==> ember: inputs <==
==> flow/design.v <==
`timescale 1ns / 1ps
module SimpleCPU(clk, rst, data_fromRAM, wrEn, addr_toRAM, data_toRAM, pCounter);
parameter SIZE = 10;
input clk, rst;
input wire [31:0] data_fromRAM;
output reg wrEn;
output reg [SIZE-1:0] addr_toRAM;
output reg [31:0] data_toRAM;
output reg [SIZE-1:0] pCounter;
reg [ 3:0] opcode, opcodeNext;
reg [13:0] operand1, operand2, operand1Next, operand2Next;
reg [SIZE-1:0]   pCounterNext;
reg [31:0] num1, num2, num1Next, num2Next;
reg [ 3:0] state, stateNext;
always @(posedge clk)begin
	state    <= stateNext;
	pCounter <= pCounterNext;
	opcode   <= opcodeNext;
	operand1 <= operand1Next;
	operand2 <= operand2Next;
	num1     <= num1Next;
	num2     <= num2Next;
end
always @*begin
	stateNext    = state;
	pCounterNext = pCounter;
	opcodeNext   = opcode;
	operand1Next = operand1;
	operand2Next = operand2;
	num1Next     = num1;
	num2Next     = num2;
	addr_toRAM   = 0;
	wrEn         = 0;
	data_toRAM   = 0;
if(rst)
	begin
	stateNext    = 0;
	pCounterNext = 0;
	opcodeNext   = 0;
	operand1Next = 0;
	operand2Next = 0;
	num1Next     = 0;
	num2Next     = 0;
	addr_toRAM   = 0;
	wrEn         = 0;
	data_toRAM   = 0;
	end
else 
	case(state)                       
		0: begin											 
			pCounterNext = pCounter;
			opcodeNext   = opcode;
			operand1Next = 0;
			operand2Next = 0;
			addr_toRAM   = pCounter;
			num2Next     = 0;
			wrEn         = 0;
			data_toRAM   = 0;
			stateNext    = 1;
		end 
		1:begin                    
			pCounterNext = pCounter;
			opcodeNext   = {data_fromRAM[28], data_fromRAM[31:29]};
			operand1Next = data_fromRAM[27:14];
			operand2Next = data_fromRAM[13:0];
			addr_toRAM   = operand1Next;
			num1Next     = data_fromRAM;
			wrEn         = 0;
			data_toRAM   = 0;
			if( {data_fromRAM[28], data_fromRAM[31:29]} == 4'b0101 ) 	begin
				stateNext = 5;
				addr_toRAM = data_fromRAM[13:0];
				num1Next = operand1;
			end
			else if( {data_fromRAM[28], data_fromRAM[31:29]} == 4'b1101 ) 	begin
				stateNext = 6;
				addr_toRAM = data_fromRAM[27:14];
				num1Next = operand1;
			end
			else if(data_fromRAM[28] == 0 )  
				stateNext = 2;  
			else 
				stateNext = 3;
		end
		2: begin          
			pCounterNext = pCounter;
			opcodeNext   = opcode;
			operand1Next = operand1;
			operand2Next = operand2;
			addr_toRAM   = operand2;
			num1Next     = data_fromRAM;
			wrEn         = 0;
			data_toRAM   = operand2;
			stateNext = 3;
		end
		3: begin            
			pCounterNext = pCounter + 1;
			opcodeNext = opcode;
			operand1Next = operand1;
			operand2Next = operand2;
			addr_toRAM = operand1;
			num1Next = num1;
			wrEn = 1;
			stateNext = 0;
			case(opcode)                       
				4'b0000: data_toRAM = num1Next + data_fromRAM;  
				4'b1000: data_toRAM = data_fromRAM + operand2;  
				4'b0001: data_toRAM = ~(num1Next & data_fromRAM);  
				4'b1001: data_toRAM = ~(data_fromRAM & operand2);  
				4'b0010: begin 
					if(data_fromRAM < 32)
						data_toRAM = num1 >> data_fromRAM; 
					else
						data_toRAM = num1 << (data_fromRAM - 32); 
				end
				4'b1010: begin 
					if(operand2 < 32)
						data_toRAM = data_fromRAM >> operand2; 
					else
						data_toRAM = data_fromRAM << (operand2 - 32); 
				end
				4'b0011: data_toRAM = num1Next < data_fromRAM;  
				4'b1011: data_toRAM = data_fromRAM < operand2;  
				4'b0100: data_toRAM = data_fromRAM;  
				4'b1100: data_toRAM = operand2;  
				4'b0101: begin 
					data_toRAM = data_fromRAM;
					addr_toRAM = operand1;
					wrEn = 1;
				end
				4'b1101: begin  
					num2Next = data_fromRAM;
					addr_toRAM = num2;
					data_toRAM = data_fromRAM;
					wrEn = 1;
				end
				4'b0110: begin  
					if(data_fromRAM == 0)
						pCounterNext = num1;
					else
						pCounterNext = pCounter + 1;
					wrEn = 0;
				end
				4'b1110: begin
					pCounterNext = data_fromRAM + operand2;  
					wrEn = 0;
				end
				4'b0111: data_toRAM = num1Next * data_fromRAM;  
				4'b1111: data_toRAM = data_fromRAM * operand2;  
			endcase 
		end
		4:begin                    
			pCounterNext = pCounter + 1;
			opcodeNext   = 4'b0100;
			operand1Next = operand1;
			operand2Next = operand2;
			data_toRAM	 = num2;
			wrEn         = 1; 
			stateNext 	 = 0; 
			if(opcode == 4'b0101)
				addr_toRAM   = operand1;
			else if (opcode == 4'b1101)
				addr_toRAM   = num1 ;
		end
		5: begin      
			pCounterNext = pCounter;
			opcodeNext   = opcode;
			operand1Next = operand1;
			operand2Next = operand2;
			addr_toRAM   = data_fromRAM;
			num1Next     = data_fromRAM;
			wrEn         = 0;
			data_toRAM   = operand2;
			stateNext = 3;
		end
		6: begin      
			pCounterNext = pCounter;
			opcodeNext   = opcode;
			operand1Next = operand1;
			operand2Next = operand2;
			addr_toRAM   = data_fromRAM;
			num1Next     = data_fromRAM;
			num2Next     = data_fromRAM;
			wrEn         = 0;
			data_toRAM   = operand2;
			stateNext = 2;
		end
		default: begin
			stateNext    = 0;
			pCounterNext = 0;
			opcodeNext   = 0;
			operand1Next = 0;
			operand2Next = 0;
			num1Next     = 0;
			num2Next     = 0;
			addr_toRAM   = 0;
			wrEn         = 0;
			data_toRAM   = 0;
		end
	endcase
end
endmodule
==> flow/run.sh <==
#!/bin/bash
# the make line also repeats each setting of config.mk as NAME=value (left out here)
make -C /OpenROAD-flow-scripts/flow DESIGN_CONFIG=/design/flow/config.mk WORK_HOME=/design/flow/orfs CLKGATE_MAP_FILE= finish
==> flow/config.mk <==
export PLATFORM = sky130hd
export DESIGN_NAME = SimpleCPU
export DESIGN_NICKNAME = SimpleCPU
export VERILOG_FILES = /design/flow/design.v
export SDC_FILE = /design/flow/constraint.sdc
export NUM_CORES = 4
export LEC_CHECK = 0
export ABC_AREA = 1
export CAP_MARGIN = 20
export CORE_MARGIN = 7
export CORE_UTILIZATION = 40
export CTS_CLUSTER_DIAMETER = 232
export CTS_CLUSTER_SIZE = 98
export PLACE_DENSITY_LB_ADDON = 0.03
export SLEW_MARGIN = 20
export TNS_END_PERCENT = 10
==> flow/constraint.sdc <==
create_clock -name core_clock -period 14.0 [get_ports {clk}]
set_input_delay 2.8000 -clock core_clock [delete_from_list [all_inputs] [get_ports {clk}]]
set_output_delay 2.8000 -clock core_clock [all_outputs]
set_load 0.01 [all_outputs]
==> juniper (differences from ember) <==
==> flow/config.mk (replaced) <==
export PLATFORM = sky130hd
export DESIGN_NAME = SimpleCPU
export DESIGN_NICKNAME = SimpleCPU
export VERILOG_FILES = /design/flow/design.v
export SDC_FILE = /design/flow/constraint.sdc
export NUM_CORES = 4
export LEC_CHECK = 0
export ABC_AREA = 1
export CAP_MARGIN = 20
export CORE_MARGIN = 2
export CORE_UTILIZATION = 72
export CTS_CLUSTER_SIZE = 21
export PLACE_DENSITY = 0.4
export SETUP_SLACK_MARGIN = 0.39
export SLEW_MARGIN = 20
==> flow/constraint.sdc (replaced) <==
create_clock -name core_clock -period 3.6 [get_ports {clk}]
set_input_delay 0.7200 -clock core_clock [delete_from_list [all_inputs] [get_ports {clk}]]
set_output_delay 0.7200 -clock core_clock [all_outputs]
set_load 0.01 [all_outputs]
==> indigo (differences from ember) <==
==> flow/config.mk (replaced) <==
export PLATFORM = sky130hd
export DESIGN_NAME = SimpleCPU
export DESIGN_NICKNAME = SimpleCPU
export VERILOG_FILES = /design/flow/design.v
export SDC_FILE = /design/flow/constraint.sdc
export NUM_CORES = 4
export LEC_CHECK = 0
export CAP_MARGIN = 20
export CORE_MARGIN = 2
export CORE_UTILIZATION = 60
export SETUP_SLACK_MARGIN = 3.2
export SLEW_MARGIN = 20
==> flow/constraint.sdc (replaced) <==
create_clock -name core_clock -period 10.9 [get_ports {clk}]
set_input_delay 2.1800 -clock core_clock [delete_from_list [all_inputs] [get_ports {clk}]]
set_output_delay 2.1800 -clock core_clock [all_outputs]
set_load 0.01 [all_outputs]
==> comparison <==
indigo stopped in global routing. ember finished with timing, DRC and antenna clean. juniper stopped in clock tree synthesis (DPL-0033).
Synthesized area: indigo is smaller than juniper (4.4%).
Between ember and indigo, the lower die area is in indigo (gap about 65%, measured against indigo).
Synthesized cell count is the same in juniper and ember.
==> figures <==
| metric | juniper | ember | indigo |
|---|---|---|---|
| Clock buffer depth | - | 2 | 2 |
| Mapped Avg Cell Area | 6.60 µm² | 6.60 µm² | 7.75 µm² |
| DP Cell Count | 8218 | 7862 | 6536 |
| Final weighted congestion in routability-driven placement | 1.33 | 1.07 | 1.16 |
| Half-perimeter wire length of the detailed placement result | 174000 µm | 181000 µm | 184000 µm |
| Max-area cell share | 31.5% | 31.5% | 33.0% |
| Clk root buf | - | sky130_fd_sc_hd__clkbuf_16 | sky130_fd_sc_hd__clkbuf_16 |
| Number of buffers added to fix hold violations after cts | - | 0 | 0 |
| Post-Synthesis Cells | 6561 | 6561 | 5341 |
| Post-synthesis mux area share | 0.139% | 0.139% | 4.86% |
| Number of resized instances in the post-cts repair step | - | 0 | 546 |
| Status | aborted with a tool error | complete, no violations | aborted with a tool error |
| Failing step | clock tree synthesis | - | global routing |
| Total die size | 62100 µm² | 118000 µm² | 71100 µm² |
| Pre-CTS WS | -5.28 ns | 0.447 ns | -1.76 ns |

==> run E <==
RTL: the design.v shown in full above, as it stands there.
Settings: LEC_CHECK=0, CAP_MARGIN=20, CORE_MARGIN=2, CORE_UTILIZATION=63, SETUP_SLACK_MARGIN=2.15, SLEW_MARGIN=20; clock period 14.0 ns.
run.sh (not shown) runs the stock make flow with config.mk's settings and CLKGATE_MAP_FILE=.
==> run M: changes against run E <==
- ABC_AREA: unset -> 1
- CORE_MARGIN: 2 -> 7
- CORE_UTILIZATION: 63 -> 40
- CTS_CLUSTER_DIAMETER: unset -> 232
- CTS_CLUSTER_SIZE: unset -> 98
- PLACE_DENSITY_LB_ADDON: unset -> 0.03
- SETUP_SLACK_MARGIN: 2.15 -> 3.85
- TNS_END_PERCENT: unset -> 10
==> notes <==
- Run M produced a clean layout. Run E aborted during global routing (5_1_grt) (GRT-0232).
- Die size: run E is lower than run M (about 40%).
- Against run M, the synthesized cell count of run E is lower by about 19%.
- Between run M and run E, the lower area after synthesis is in run E (gap about 4.6%, measured against run E).
